Design CLOCK_TOP, start of the top module:
module CLOCK_TOP( 
	   SEG0, SEG1, SEG2, SEG3, SEG4, SEG5, SEG6, SEG7, LED, BUZ_OUT,
	   CLK50M, KEY1, KEY2, KEY3, SW0, SW1, SW2, SW3, SW4, SW5, KNOCK,
	   SENSOR, ROT_A, ROT_B
	   );
Size: roughly 2900 cells after synthesis, ~310 flip-flops, about 89 I/O pins.
export LEC_CHECK = 0
export ABC_AREA = 1
export CAP_MARGIN = 20
export CELL_PAD_IN_SITES_DETAIL_PLACEMENT = 1
export CORE_ASPECT_RATIO = 1.02
export CORE_MARGIN = 9
export CORE_UTILIZATION = 32
export CTS_CLUSTER_SIZE = 62
export GPL_ROUTABILITY_DRIVEN = 0
export MAX_ROUTING_LAYER = met5
export PLACE_DENSITY = 0.82
export SETUP_SLACK_MARGIN = 0.53
export SLEW_MARGIN = 20
export TNS_END_PERCENT = 50
create_clock -name core_clock -period 8.28 [get_ports {CLK50M}]
run.sh (not shown) runs the stock make flow with config.mk's settings and CLKGATE_MAP_FILE=.
Change:
- ABC_AREA: 1 -> default
- CELL_PAD_IN_SITES_DETAIL_PLACEMENT: 1 -> default
- CORE_ASPECT_RATIO: 1.02 -> default
- CORE_MARGIN: 9 -> 2
- CORE_UTILIZATION: 32 -> 61
- CTS_CLUSTER_SIZE: 62 -> default
- GPL_ROUTABILITY_DRIVEN: 0 -> default
- MAX_ROUTING_LAYER: met5 -> default
- PLACE_DENSITY: 0.82 -> default
- SETUP_SLACK_MARGIN: 0.53 -> default
- TNS_END_PERCENT: 50 -> default
- clock period: 8.28 -> 8.72 ns (I/O delays scaled with it)
Area after synthesis went down by 7.6%.
Power went down by 8.4%.
Routed wire length went down by 44%.
Design area went down by 9.7%.
Die area went down by 56%.
Via count went down by 28%.

* * *

run A:
CLOCK_TOP again, from the RTL that the note above started with.
==> flow/config.mk <==
export PLATFORM = sky130hd
export DESIGN_NAME = CLOCK_TOP
export DESIGN_NICKNAME = CLOCK_TOP
export VERILOG_FILES = /design/flow/design.v
export SDC_FILE = /design/flow/constraint.sdc
export NUM_CORES = 4
export LEC_CHECK = 0
export ABC_AREA = 0
export CAP_MARGIN = 30
export CELL_PAD_IN_SITES_DETAIL_PLACEMENT = 1
export CORE_ASPECT_RATIO = 1.86
export CORE_MARGIN = 9
export CORE_UTILIZATION = 32
export CTS_CLUSTER_SIZE = 93
export GPL_ROUTABILITY_DRIVEN = 0
export HOLD_SLACK_MARGIN = 0.16
export MAX_ROUTING_LAYER = met5
export MIN_ROUTING_LAYER = met1
export PLACE_DENSITY = 0.39
export SLEW_MARGIN = 20
export TNS_END_PERCENT = 10
==> flow/constraint.sdc <==
create_clock -name core_clock -period 12.3 [get_ports {CLK50M}]
set_input_delay 2.4600 -clock core_clock [delete_from_list [all_inputs] [get_ports {CLK50M}]]
set_output_delay 2.4600 -clock core_clock [all_outputs]
set_load 0.01 [all_outputs]
Modified inputs, run B compared to run A
Settings: CELL_PAD_IN_SITES_DETAIL_PLACEMENT now 2, was 1.
--- outcome ---
Share of cell area taken by flip-flops and latches delta (run A -> run B): insignificant. The final reports for run B and run A show met3 demand-to-capacity share in global routing higher in the former. Run B | status: complete | timing, DRC, antenna: pass. Tightest hold margin came out higher on run B than on run A.
Relative to run B, the following input files were edited for run C:
Settings: HOLD_SLACK_MARGIN removed (was 0.16); MIN_ROUTING_LAYER removed (was met1); CORE_UTILIZATION changed from 32 to 68; CORE_ASPECT_RATIO removed (was 1.86); CAP_MARGIN changed from 30 to 20; CTS_CLUSTER_SIZE removed (was 93); CORE_MARGIN changed from 9 to 2; TNS_END_PERCENT removed (was 10); GPL_ROUTABILITY_DRIVEN removed (was 0); MAX_ROUTING_LAYER removed (was met5); ABC_AREA removed (was 0); CELL_PAD_IN_SITES_DETAIL_PLACEMENT removed (was 2); PLACE_DENSITY removed (was 0.39); the clock period (ns, I/O delays scaled along) changed from 12.3 to 6.79.
Results
- Sort run C and run B by relative contribution of the clock network to total power, descending, and run B comes first.
- Met1 demand-to-capacity share in global routing: run C vs run B up 22 points
- Taking run C as 1.0, run B lands at 1.14 on cell total after placement.
- Wire length the detailed router placed on met1 (run C / run B): 0.826
- Global-route usage: run C > run B
- [compare] base=run B new=run C: setup slack lost 3.46 ns; number of filler instances in the final layout decreased by about 70% relative to the old numbers.
- Delta (run C minus run B): final area lost 2.5%; area of the core region lost 32000 um2.
### run C -> run D
Settings: CORE_UTILIZATION now 40, was 68; the clock period (ns, I/O delays scaled along) now 8.31, was 6.79.
--- outcome ---
Diff run C -> run D | global routing met3 resource utilization | decrease of 1.2 points
Going from run C to run D, the first-pass GRT wire length was found to have gone up by 3200 um.
Changes observed in run D relative to run C: tally of non-filler cells in the final layout increased 9.0%; multi-input combinational area share went down by 0.64 points.
SEG3[3] as the last element of the critical path was reported by run D, and SEG5[3] by run C.
Relative to run D, the following input files were edited for run E:
Settings: the clock period (ns, I/O delays scaled along) now 20.0, was 8.31.
--- outcome ---
Number of antenna violations at the first check in global routing of run E is on par with run D. Note that the overall power of the completed layout recorded for run D amounts to 2.2 times the value seen in run E. Run E ends up with a non-clock buffer count that is 1 lower than in run D. The maximum fanout along the worst path in run E sits 43% below the value recorded for run D.

* * *

Starting RTL as in the previous note.
Settings: LEC_CHECK=0, CAP_MARGIN=20, CELL_PAD_IN_SITES_DETAIL_PLACEMENT=1, CORE_ASPECT_RATIO=1.02, CORE_MARGIN=9, CORE_UTILIZATION=34, CTS_CLUSTER_SIZE=62, HOLD_SLACK_MARGIN=0.04, PLACE_DENSITY=0.82, SETUP_SLACK_MARGIN=0.53, SLEW_MARGIN=20, TNS_END_PERCENT=50; clock period 11.7 ns.
The first run finished clean.
==> next run, changes <==
Settings changed: CELL_PAD_IN_SITES_DETAIL_PLACEMENT 1 to default, CORE_MARGIN 9 to 2, CTS_CLUSTER_SIZE 62 to default, HOLD_SLACK_MARGIN 0.04 to default, PLACE_DENSITY 0.82 to default, SETUP_SLACK_MARGIN 0.53 to default, TNS_END_PERCENT 50 to default.
Clock period 11.7 ns to 20.0 ns, I/O delays scaled along.
Outcome: Global-route usage falls by 3.3 points; synthesized cell count does not change; clock-buffer cell count goes up by 5; setup slack improves by 6800 ps; design area came out higher by about 0.8%.
==> next run, changes <==
Settings changed: CELL_PAD_IN_SITES_DETAIL_PLACEMENT from default to 1, TNS_END_PERCENT from default to 50.
Clock period 20.0 ns to 11.7 ns, I/O delays scaled along.
Core utilization decreases by 0.31 points; final area decreases by about 0.8%; first-iteration DRC count decreases by about 9%; non-clock buffer count does not change; sequential cell count stays the same; sequential share of layout area increases by 0.28 points.
==> next run, changes <==
Settings changed: CELL_PAD_IN_SITES_DETAIL_PLACEMENT 1 to default, CORE_ASPECT_RATIO 1.02 to default, CORE_UTILIZATION 34 to 30, TNS_END_PERCENT 50 to default.
Clock period 11.7 ns to 8.31 ns, I/O delays scaled along.
The changed run produced a clean layout.
Design area came out higher by 0.44%.
Synthesized area stays the same.
Worst hold slack got worse by 21 ps.
Utilization came out lower by 4.6 points.
Worst setup slack got worse by 2400 ps.
Via count came out lower by 3.1%.
Global-route usage came out lower by 4.0 points.
Clock skew barely changes.
Synthesized cell count stays the same.
Die area came out higher by 13%.
Sequential power came out higher by 40%.
==> next run, changes <==
Settings changed: ABC_AREA from default to 1, CORE_UTILIZATION 30 to 72, CTS_CLUSTER_SIZE from default to 100.
Clock period 8.31 ns to 4.62 ns, I/O delays scaled along.
What happened: The changed run finished clean. Total power is higher by 75%. Cell count increases by 11%. Final area is higher by 5.3%. Worst hold slack gains 4.9 ps.
==> next run, changes <==
Settings changed: ABC_AREA 1 to default, CORE_ASPECT_RATIO from default to 0.89, CTS_CLUSTER_DIAMETER from default to 28, CTS_CLUSTER_SIZE 100 to 15, HOLD_SLACK_MARGIN from default to -0.09, PLACE_DENSITY_LB_ADDON from default to 0.27, SETUP_SLACK_MARGIN from default to 1.31.
Effect:
- This time the run aborted during 5_1_grt (ODB-0269)
- synthesized area is lower by a little under a tenth
- die area is lower by a little under a tenth
- synthesized cell count is lower by a quarter to a third

* * *

== rev 12 ==
CLOCK_TOP again, from the RTL that the note above started with.
make LEC_CHECK=0 CAP_MARGIN=35 CORE_MARGIN=5 CORE_UTILIZATION=21 MAX_ROUTING_LAYER=met4 MIN_ROUTING_LAYER=met1 PLACE_DENSITY_LB_ADDON=0.14 SETUP_SLACK_MARGIN=1.6 SLEW_MARGIN=0 finish   # period 8.39 ns
Changes in rev 13 relative to rev 12:
- removing SETUP_SLACK_MARGIN (formerly 1.6)
- removing MIN_ROUTING_LAYER (formerly met1)
- setting ABC_AREA to 1 for the first time
- changing SLEW_MARGIN from 0 to 20
- removing PLACE_DENSITY_LB_ADDON (formerly 0.14)
- removing MAX_ROUTING_LAYER (formerly met4)
- changing CAP_MARGIN from 35 to 20
- changing CORE_UTILIZATION from 21 to 62
- changing CORE_MARGIN from 5 to 2
- changing the clock period (ns, I/O delays scaled along) from 8.39 to 15.3
[summary]
- Clock skew: rev 13 and rev 12 compared, lower one is rev 13
- Summary of rev 13 over rev 12: design area has increased, fraction of met3 tracks used by global routing went up 2.1 points, clock group power decreased by about 54% relative to the old numbers, sequential fraction of total cell area saw a decrease.
- The power of rev 13 was superior to that of rev 12.
- Relative to rev 12, area growth from synthesis to final layout decreased by 6.8 points in rev 13.
- Summary — setup slack, rev 13 relative to rev 12: higher, by 5610 ps.

* * *

## v57
Starting RTL as in the previous note.
Design CLOCK_TOP, start of the top module:
module CLOCK_TOP( 
	   SEG0, SEG1, SEG2, SEG3, SEG4, SEG5, SEG6, SEG7, LED, BUZ_OUT,
	   CLK50M, KEY1, KEY2, KEY3, SW0, SW1, SW2, SW3, SW4, SW5, KNOCK,
	   SENSOR, ROT_A, ROT_B
	   );
   input CLK50M, KEY1, KEY2, KEY3, SW0, SW1, SW2, SW3, SW4, SW5, KNOCK, SENSOR, ROT_A, ROT_B;
   output [6:0] SEG0, SEG1, SEG2, SEG3, SEG4, SEG5, SEG6, SEG7;
   output [17:0] LED;
   output 	 BUZ_OUT;
   wire 	 CLK1K, CLK10K, EN1K, EN10K, CLEAN_KEY1, CLEAN_KEY2, CLEAN_KEY3, CLEAN_SW1, CLEAN_SW2, CLEAN_SW3, CLEAN_SW4, CLEAN_SW5, ALARM, FIRE_ALARM, FIRE_VALID, PWM_ACT, FIRE_BUZ, KNOCK_LED_BUZ;
   wire [7:0] 	 SEC, MIN, HOUR, DAY;
   wire [7:0] 	 SEC_SET, MIN_SET, HOUR_SET, DAY_SET;
   wire [7:0] 	 SW_SEC, SW_MIN, SW_HOUR, SW_DAY;
   assign BUZ_OUT = (FIRE_VALID) ? FIRE_BUZ : KNOCK_LED_BUZ;
   GENCLK1K
     UGENCLK1K
       ( 
	.RSTN				(SW0),
	.CLK1K				(CLK1K),
	.EN1K				(EN1K),
	.CLK50M				(CLK50M));
   GENCLK10K
     UGENCLK10K
       ( 
	.RSTN					(SW0),
	.CLK10K				(CLK10K),
	.EN10K				(EN10K),
	.CLK50M				(CLK50M));
   DEBOUNCE #(.SET(1'b1))
   UDEBOUNCE_KEY1
     ( 
      .KEY_OUT				(CLEAN_KEY1),
      .KEY_IN				(KEY1),
      .RSTN				(SW0),
      .CLK				(CLK50M),
      .EN1K				(EN1K));
   DEBOUNCE #(.SET(1'b1))
   UDEBOUNCE_KEY2
     ( 
      .KEY_OUT				(CLEAN_KEY2),
      .KEY_IN				(KEY2),
      .RSTN				(SW0),
      .CLK				(CLK50M),
      .EN1K				(EN1K));
   DEBOUNCE #(.SET(1'b1))
   UDEBOUNCE_KEY3
     ( 
      .KEY_OUT				(CLEAN_KEY3),
      .KEY_IN				(KEY3),
      .RSTN				(SW0),
      .CLK				(CLK50M),
      .EN1K				(EN1K));
   DEBOUNCE #(.SET(1'b0))
   UDEBOUNCE_SW1
     ( 
  ...
==> flow/config.mk <==
export PLATFORM = sky130hd
export DESIGN_NAME = CLOCK_TOP
export DESIGN_NICKNAME = CLOCK_TOP
export VERILOG_FILES = /design/flow/design.v
export SDC_FILE = /design/flow/constraint.sdc
export NUM_CORES = 4
export LEC_CHECK = 0
export ABC_AREA = 0
export CAP_MARGIN = 30
export CORE_MARGIN = 3
export CORE_UTILIZATION = 71
export CTS_CLUSTER_SIZE = 14
export MAX_ROUTING_LAYER = met4
export MIN_ROUTING_LAYER = met1
export PLACE_DENSITY_LB_ADDON = 0.06
export SETUP_SLACK_MARGIN = 1.31
export SLEW_MARGIN = 20
export TNS_END_PERCENT = 65
==> flow/constraint.sdc <==
create_clock -name core_clock -period 4.62 [get_ports {CLK50M}]
set_input_delay 0.9240 -clock core_clock [delete_from_list [all_inputs] [get_ports {CLK50M}]]
set_output_delay 0.9240 -clock core_clock [all_outputs]
set_load 0.01 [all_outputs]
v57: flow completed, timing, DRC and antenna clean
Modified inputs, v51 compared to v57
- CORE_UTILIZATION changed from 71 to 72
- SETUP_SLACK_MARGIN changed from 1.31 to 1.36
- GPL_ROUTABILITY_DRIVEN newly set to 0
- ABC_AREA changed from 0 to 1
==> results <==
Comparing v51 and v57, the lower count of distinct cell types in the synthesized netlist is on v51.
global routing: v51 exited with error
v51 vs v57: summed standard-cell area reported by yosys up by a little under 10%
Going from v57 to v51, multiplexer fraction of the synthesized cell area went down 5.3 points, half-perimeter wire length of the detailed placement result went up about 16%, TritonCTS buffer count held.
Cmp v51 and v57 / fraction of the mapped netlist area in simple logic gates / lower: v57
> inputs changed (v51 -> v53)
- removing MIN_ROUTING_LAYER (formerly met1)
- removing CTS_CLUSTER_SIZE (formerly 14)
- changing CAP_MARGIN from 30 to 20
- removing GPL_ROUTABILITY_DRIVEN (formerly 0)
- changing PLACE_DENSITY_LB_ADDON from 0.06 to 0.04
- removing MAX_ROUTING_LAYER (formerly met4)
- removing TNS_END_PERCENT (formerly 65)
- changing SETUP_SLACK_MARGIN from 1.36 to 1.31
- changing CORE_MARGIN from 3 to 2
==> comparison <==
- v53 ends up with a post-cts sizing count that is 144 lower than in v51.
- Taking v51 as the reference, in v53 placed cell area level, area of the die moved down.
- v53 was carried through to the last stage, and its layout satisfied the timing, design-rule and antenna checks.
The inputs of v47 differ from those of v53 as listed below.
- PLACE_DENSITY_LB_ADDON now 0.16, was 0.04
- CTS_CLUSTER_SIZE now 14, previously not set
- ABC_AREA now 0, was 1
### Flow results
Looking only at power per unit of standard cell area, and setting everything else aside, the lower value of v53 and v47 goes to v53. v47 -> v53: number of flip-flops and latches delta 0, exact match. From v53 to v47 the numbers moved as follows: adder and majority gate portion of the synthesized area rose by 0.42 points, total power fell by 57 uW, switching power as a share of total power rose by 1.1 points, worst setup slack rose by 0.096 ns, post-CTS resize count fell by about 40%. On instance area at placement: v47 sits below v53.
diff inputs: v47 => v1
- CTS_CLUSTER_DIAMETER newly set to 28
- ABC_AREA removed (was 0)
- PLACE_DENSITY_LB_ADDON changed from 0.16 to 0.27
- SETUP_SLACK_MARGIN changed from 1.31 to 0.67
- CTS_CLUSTER_SIZE removed (was 14)
### Flow results
The final period utilization number comes out higher for v1 vs v47.
Against v47 as the reference, v1 delivers a higher met3 track utilization from global routing.
Relative to v47, final-layout clock-cell area share has gone up in v1.
Between v47 and v1, the overall track demand over capacity in global routing is higher for v1.
v47 → v1: met2 layer usage reported by global route up 10 points; total number of cells along the worst setup path shows a reduction of 1.
Row clock network power share: v1 higher / v47 lower
Compared with v47, the detailed router inserted more vias in v1.
v47 has lower power per standard cell area than v1.
In terms of floorplan die area, v47 and v1 differ only marginally.
Total chip power: v1 higher than v47
Edits applied to the flow inputs when going from v1 to v37:
- PLACE_DENSITY_LB_ADDON: 0.27 -> 0.16
- SETUP_SLACK_MARGIN: 0.67 -> 1.31
- CTS_CLUSTER_SIZE: unset -> 14
- CTS_CLUSTER_DIAMETER: 28 -> 27
- ABC_AREA: unset -> 0
### Flow results
v1 → v37: total power decreased by 160 uW relative to the old numbers, post-cts repair resize count grew by 235.
On clock skew after layout, v1 and v37 are basically level.
A library cell contributing the largest single delay on the critical path of sky130_fd_sc_hd__nor3b_1 is what v37 shows, while sky130_fd_sc_hd__dfrtp_4 belongs to v1.
First-pass GRT wire length: v37 > v1
Looking at endpoint of the most critical setup path, the SEG7[6] result is from v1; the UMANSET.HOUR_SET[4] one comes from v37.
Power and IR drop assume default switching activity.
